==> run a <==
==> flow/design.v (excerpt) <==
module i16_biquad(
    input CLK, RST,
    input unsigned [15:0] A,
    output signed [15:0] B,
    input signed [15:0] b_0,
    input signed [15:0] b_1,
    input signed [15:0] b_2,
    input signed [15:0] a_1,
    input signed [15:0] a_2
);
wire signed [17:0] feedback;
wire signed [31:0] P_b0;
wire signed [31:0] P_b1;
wire signed [31:0] P_b2;
wire signed [33:0] P_a1;
wire signed [33:0] P_a2;
wire signed [35:0] S_0;
wire signed [35:0] S_1;
wire signed [35:0] S_2;
wire signed [35:0] Z_0;
wire signed [35:0] Z_1;
i16_mul mul_b0(
    .A(A),
    .B(b_0),
    .P(P_b0)
);
i16_mul mul_b1(
    .A(A),
    .B(b_1),
    .P(P_b1)
);
i16_mul mul_b2(
    .A(A),
    .B(b_2),
    .P(P_b2)
);
i18_mul mul_a1(
    .A(feedback),
    .B_coef(a_1),
    .P(P_a1)
);
i18_mul mul_a2(
    .A(feedback),
    .B_coef(a_2),
    .P(P_a2)
);
i36_acc ACC_0(
    .A(P_a2),
    .B(P_b2),
    ._Z(36'sd0),
    .S(S_0)
);
i36_acc ACC_1(
    .A(P_a1),
    .B(P_b1),
    ._Z(Z_0),
    .S(S_1)
);
i36_acc ACC_2(
    .A(34'sd0),
    .B(P_b0),
    ._Z(Z_1),
    .S(S_2)
);
i36_delay DELAY_0(
    .CLK(CLK),
    .RST(RST),
    .STORE(S_0),
    .READ(Z_0)
);
i36_delay DELAY_1(
    .CLK(CLK),
    .RST(RST),
  ...
clock: 11.1 ns
lec_check: 0
abc_area: 0
cap_margin: 5
core_aspect_ratio: 0.94
core_margin: 2
core_utilization: 72
cts_cluster_size: 76
gpl_routability_driven: 1
gpl_timing_driven: 1
hold_slack_margin: -0.08
place_density: 0.66
setup_slack_margin: 2.01
slew_margin: 20
tns_end_percent: 80
run.sh (not shown) runs the stock make flow with config.mk's settings and CLKGATE_MAP_FILE=.
==> run b: changes against run a <==
Settings changed: CORE_MARGIN 2 to 7, CORE_UTILIZATION 72 to 40, CTS_CLUSTER_DIAMETER set to 317, CTS_CLUSTER_SIZE 76 to 98, HOLD_SLACK_MARGIN -0.08 to 0.26, PLACE_DENSITY 0.66 to 0.8, SETUP_SLACK_MARGIN 2.01 to -1.58, TNS_END_PERCENT 80 to 5.
==> flow/constraint.sdc (replaced) <==
create_clock -name core_clock -period 23.7 [get_ports {CLK}]
set_input_delay 4.7400 -clock core_clock [delete_from_list [all_inputs] [get_ports {CLK}]]
set_output_delay 4.7400 -clock core_clock [all_outputs]
set_load 0.01 [all_outputs]
==> run c: changes against run a <==
Settings changed: CAP_MARGIN 5 to 20, SETUP_SLACK_MARGIN 2.01 to 0.36.
==> run d: changes against run a <==
Settings changed: ABC_AREA 0 to not set, CAP_MARGIN 5 to 20, CORE_ASPECT_RATIO 0.94 to not set, CORE_UTILIZATION 72 to 31, CTS_CLUSTER_SIZE 76 to not set, GPL_ROUTABILITY_DRIVEN 1 to not set, GPL_TIMING_DRIVEN 1 to not set, HOLD_SLACK_MARGIN -0.08 to not set, PLACE_DENSITY 0.66 to not set, SETUP_SLACK_MARGIN 2.01 to not set, TNS_END_PERCENT 80 to not set.
==> flow/constraint.sdc (replaced) <==
create_clock -name core_clock -period 15.8 [get_ports {CLK}]
set_input_delay 3.1600 -clock core_clock [delete_from_list [all_inputs] [get_ports {CLK}]]
set_output_delay 3.1600 -clock core_clock [all_outputs]
set_load 0.01 [all_outputs]
==> metrics.cfg <==
[final_timing]
finalCriticalPeriod_ns=15.47
fin_tns_setup_ns=0

[placed_design]
pre_cts_slack_ns=-0.8866

[worst_setup_path]
crit_path_end=DELAY_0.READ[33]
path_depth=50
critPathMaxFanout=15

[run_status]
status=timing/DRC/antenna clean

[cts]
cts.repair.resized=32

[detailed_routing]
drtPass1Iterations=7
routed_wl_um=162600

the above is filed under run d

==> metrics.cfg <==
[run_status]
status=failed layout checks
violations=negative setup slack

[cts]
cts.repair.resized=403
cts_root_buffer=clkbuf_16

[final_timing]
setup_viol=77
finalCriticalPeriod_ns=14.34
final.setup.worst_slack_ns=-3.240

[worst_setup_path]
crit_path_end=DELAY_1.READ[33]
critPathMaxFanout=5

[detailed_routing]
drtPass1Iterations=7
routed_wl_um=154700
drtIter0Drc=3129

[flow_run]
log.warning_count=35

[placed_design]
pre_cts_slack_ns=-4.464

[layout]
logic_gates=3878

the above is filed under run c

==> metrics.cfg <==
[run_status]
status=timing/DRC/antenna clean

[detailed_routing]
routed_wl_um=140600
drtPass1Iterations=6

[final_timing]
fin_tns_setup_ns=0

[worst_setup_path]
crit_path_end=DELAY_0.READ[31]
critPathMaxFanout=34
path_depth=42

[layout]
fin_cells=7870

[global_route]
grt_max_degree=72

[synthesis]
fa_ha_area_share_pct=65.52
synthAoiAreaFrac_pct=3.103

[placed_design]
pre_cts_slack_ns=4.234

[cts]
cts.repair.resized=0
path_clk_slew_ns=0.06

the above is filed under run b

==> metrics.cfg <==
[run_status]
status=failed layout checks
violations=negative setup slack

[final_timing]
setup_viol=78
final.setup.worst_slack_ns=-3.332
fin_tns_setup_ns=-163.27
finalCriticalPeriod_ns=14.43

[worst_setup_path]
critPathMaxFanout=9
path_depth=49
crit_path_end=DELAY_0.READ[28]

[detailed_routing]
routed_wl_um=160500
drtPass1Iterations=6
viasPerCell=5.586

[cts]
cts.repair.resized=312

[global_route]
overflow=0

[placed_design]
pre_cts_slack_ns=-4.885

the above is filed under run a

